== run A ==
## multiplier
module multiplier (
    output Ready,
    output Valid,
    output [31:0] R,
    input [15:0] X,
    input [15:0] Y,
    input Clk,
    input Rst
);
For scale: about 1600 cells after synthesis, roughly 68 I/O pins.
clock: 14.3 ns
lec_check: 0
cap_margin: 20
cell_pad_in_sites_detail_placement: 0
core_aspect_ratio: 1.88
core_margin: 2
core_utilization: 28
cts_cluster_size: 75
min_routing_layer: met2
setup_slack_margin: 0.69
slew_margin: 10
tns_end_percent: 70
run.sh (not shown) runs the stock make flow with config.mk's settings and CLKGATE_MAP_FILE=.
> inputs changed (run A -> run B)
# run A
export LEC_CHECK = 0
export CAP_MARGIN = 20
export CELL_PAD_IN_SITES_DETAIL_PLACEMENT = 0
export CORE_ASPECT_RATIO = 1.88
export CORE_MARGIN = 2
export CORE_UTILIZATION = 28
export CTS_CLUSTER_SIZE = 75
export MIN_ROUTING_LAYER = met2
export SETUP_SLACK_MARGIN = 0.69
export SLEW_MARGIN = 10
export TNS_END_PERCENT = 70
create_clock -name core_clock -period 14.3 [get_ports {Clk}]
# run B
export LEC_CHECK = 0
export CAP_MARGIN = 20
export CORE_MARGIN = 2
export CORE_UTILIZATION = 57
export SLEW_MARGIN = 20
create_clock -name core_clock -period 7.03 [get_ports {Clk}]
Notes after the runs:
Nothing crashed in run B and all stages finished; the problem is that the final layout failed, the offending checks being setup timing.
Sort run B and run A by global-route usage asc -> top: run B
On met2 track demand over resource in global routing, the higher figure sits with run B, not run A.
Of run B and run A, the run reporting the lower required time reported for the critical path endpoint was run B.
Comparing run B and run A, the lower multi-input gate share of the layout cell area is on run B.
Compared with run A, in run B combinational power +140%, flop share of the area -0.28 points, share of power burned in combinational logic +1.4 points, die area -50%.
Looking only at hold slack, and setting everything else aside, the lower value of run B and run A goes to run A.
Run B vs run A: routed wire length down
The inputs of run C differ from those of run B as listed below.
# run B
export LEC_CHECK = 0
export CAP_MARGIN = 20
export CORE_MARGIN = 2
export CORE_UTILIZATION = 57
export SLEW_MARGIN = 20
create_clock -name core_clock -period 7.03 [get_ports {Clk}]
# run C
export LEC_CHECK = 0
export ABC_AREA = 1
export CAP_MARGIN = 20
export CORE_MARGIN = 2
export CORE_UTILIZATION = 70
export CTS_CLUSTER_DIAMETER = 27
export SETUP_SLACK_MARGIN = 2.14
export SLEW_MARGIN = 20
create_clock -name core_clock -period 8.75 [get_ports {Clk}]
Results
The run showing the greater post-synthesis average cell area is run B.
Run B has lower pre-CTS worst setup slack than run C.
Summary: synthesized area, run C better than run B
Run C vs run B — weighted congestion at the end of routability-driven global placement climbed slightly
The log for run C ends in clock tree synthesis (4_1_cts) with error DPL-0038, so the run never completed.
The area reported by Yosys stat in run B is 1.20 times that in run C.
From run B to run C the numbers moved as follows: post-synthesis adder-cell area fraction increased 5.2 points, die size decreased 6600 um^2.
Input changes introduced in run D (baseline for comparison: run C):
# run C
export LEC_CHECK = 0
export ABC_AREA = 1
export CAP_MARGIN = 20
export CORE_MARGIN = 2
export CORE_UTILIZATION = 70
export CTS_CLUSTER_DIAMETER = 27
export SETUP_SLACK_MARGIN = 2.14
export SLEW_MARGIN = 20
create_clock -name core_clock -period 8.75 [get_ports {Clk}]
# run D
export LEC_CHECK = 0
export ABC_AREA = 1
export CAP_MARGIN = 20
export CORE_MARGIN = 2
export CORE_UTILIZATION = 69
export SLEW_MARGIN = 20
create_clock -name core_clock -period 8.47 [get_ports {Clk}]
==> results <==
Run status, run D: aborted in clock tree synthesis (4_1_cts), error DPL-0038. As far as cell area after synthesis goes, run D and run C are indistinguishable; the numbers are identical. In run D relative to run C, final weighted congestion of routability-driven global placement had gone down by a few percent. Post-placement cell area essentially unchanged between run C and run D. Compared with run C, run D shows area of the die that has gone up slightly. Going from run C to run D, total placed cells including tap cells ~0 delta, initial core utilization dropped 0.57 points.

---

Setup of build 5:
multiplier again, from the RTL that the note above started with.
Design multiplier, start of the top module:
module multiplier (
    output Ready,
    output Valid,
    output [31:0] R,
    input [15:0] X,
    input [15:0] Y,
    input Clk,
    input Rst
);
==> flow/config.mk <==
export PLATFORM = sky130hd
export DESIGN_NAME = multiplier
export DESIGN_NICKNAME = multiplier
export VERILOG_FILES = /design/flow/design.v
export SDC_FILE = /design/flow/constraint.sdc
export NUM_CORES = 4
export LEC_CHECK = 0
export ABC_AREA = 0
export CAP_MARGIN = 20
export CELL_PAD_IN_SITES_DETAIL_PLACEMENT = 0
export CORE_MARGIN = 2
export CORE_UTILIZATION = 72
export CTS_CLUSTER_DIAMETER = 359
export CTS_CLUSTER_SIZE = 59
export GPL_ROUTABILITY_DRIVEN = 0
export HOLD_SLACK_MARGIN = -0.1
export MAX_ROUTING_LAYER = met4
export PLACE_DENSITY_LB_ADDON = 0.0
export SETUP_SLACK_MARGIN = 2.7
export SLEW_MARGIN = 30
export TNS_END_PERCENT = 85
==> flow/constraint.sdc <==
create_clock -name core_clock -period 15.0 [get_ports {Clk}]
set_input_delay 3.0000 -clock core_clock [delete_from_list [all_inputs] [get_ports {Clk}]]
set_output_delay 3.0000 -clock core_clock [all_outputs]
set_load 0.01 [all_outputs]
Run status, build 5: aborted in global routing, error ODB-0269
Changes in build 71 relative to build 5:
Settings: GPL_ROUTABILITY_DRIVEN: 0 -> 1; CORE_MARGIN: 2 -> 4; TNS_END_PERCENT: 85 -> 45; SLEW_MARGIN: 30 -> 35; PLACE_DENSITY_LB_ADDON: 0.0 -> 0.1; CORE_UTILIZATION: 72 -> 17; HOLD_SLACK_MARGIN: -0.1 -> 0.09; CTS_CLUSTER_SIZE: 59 -> unset; GPL_TIMING_DRIVEN: unset -> 0; SETUP_SLACK_MARGIN: 2.7 -> 2.99; CELL_PAD_IN_SITES_GLOBAL_PLACEMENT: unset -> 1; CAP_MARGIN: 20 -> 30; CTS_CLUSTER_DIAMETER: 359 -> 196.
Findings:
Build 71 went all the way through the flow, and no timing, DRC or antenna check failed. Compared with build 5, in build 71 number of setup buffers added after CTS went up 80%, area of the core went up 330%, number of rows in the core area went up 110%, die area went up 320%, floorplan die height went up about 100%. Per the comparison of build 71 with build 5, post-placement cell count rose by 41%; H-tree level count stayed essentially flat; horizontal die size rose by 140 um.
#### Input delta (build 51 over build 71)
Settings: an added CTS_CLUSTER_SIZE of 98; a deleted CELL_PAD_IN_SITES_GLOBAL_PLACEMENT that had been 1; a change of CORE_MARGIN from 4 to 10; a change of CTS_CLUSTER_DIAMETER from 196 to 260; a deleted SETUP_SLACK_MARGIN that had been 2.99; a change of HOLD_SLACK_MARGIN from 0.09 to -0.1; a change of CORE_UTILIZATION from 17 to 50; a change of CAP_MARGIN from 30 to 35; a change of GPL_ROUTABILITY_DRIVEN from 1 to 0; a change of SLEW_MARGIN from 35 to 5; a deleted GPL_TIMING_DRIVEN that had been 0; a change of PLACE_DENSITY_LB_ADDON from 0.1 to 0.3; a change of TNS_END_PERCENT from 45 to 5.
[summary]
Looking at logic depth of the worst setup path including buffers across build 71 and build 51, the one that comes out higher is build 51.
Summary of build 51 over build 71: summed area of non-filler cells in the final layout saw a decrease; fraction of area in non-clock buffers saw a decrease; overall track demand over capacity in global routing saw an increase; worst hold slack saw little to no change; final routed wirelength across all metal layers saw a decrease.
The estimated power of build 51 ends up lower than the estimate for build 71.
For build 86, these inputs were changed with respect to build 51:
Settings: CORE_ASPECT_RATIO newly set to 0.5; HOLD_SLACK_MARGIN changed from -0.1 to 0.28.
Findings:
- Diff build 51 -> build 86 | die area | up slightly
- Build 86 vs build 51: clock skew up in build 86
- As far as setup TNS after final layout goes, build 86 and build 51 are indistinguishable; the numbers are identical.
- From build 51 to build 86 the numbers moved as follows: number of inserted diodes went up 1, clock buffer count in the final layout shows a reduction of 1, proportion of power drawn by the clock network +1.0 points, area taken by multi-input logic gates saw an increase, time the final worst path needs with I/O delays and setup went up by 85 ps.
- Build 86 ends up with a number of standard cells in the layout, taps in and fillers out that is 14 higher than in build 51.
- Build 86: fmax is 0.59% lower than what build 51 reported.
Inputs modified between build 86 and build 12:
Settings: SETUP_SLACK_MARGIN newly set to 2.62; HOLD_SLACK_MARGIN changed from 0.28 to -0.1; TNS_END_PERCENT changed from 5 to 85; SLEW_MARGIN changed from 5 to 30; CAP_MARGIN changed from 35 to 20; CORE_MARGIN changed from 10 to 2; CTS_CLUSTER_DIAMETER changed from 260 to 348; CORE_UTILIZATION changed from 50 to 72; CORE_ASPECT_RATIO removed (was 0.5); PLACE_DENSITY_LB_ADDON changed from 0.3 to 0.0; CTS_CLUSTER_SIZE changed from 98 to 59.
## What came out
- Build 12 against build 86: row count rose 18%, number of buffers added for setup after CTS rose 45, area of the core region fell 6700 um^2, count of flip-flops with a built-in enable after synthesis about even.
- | number of hold buffers added after cts | build 86 vs build 12 | ≈ equal |
- Measured against each other, build 86 and build 12 differ in area of the die, the lower figure coming from build 12.
- Build 12 did not run to completion, as it errored out during global routing.
- Compared with build 86, build 12 shows a lower chip width.
Power figures rest on the tool's default switching activity, not on a simulated workload.
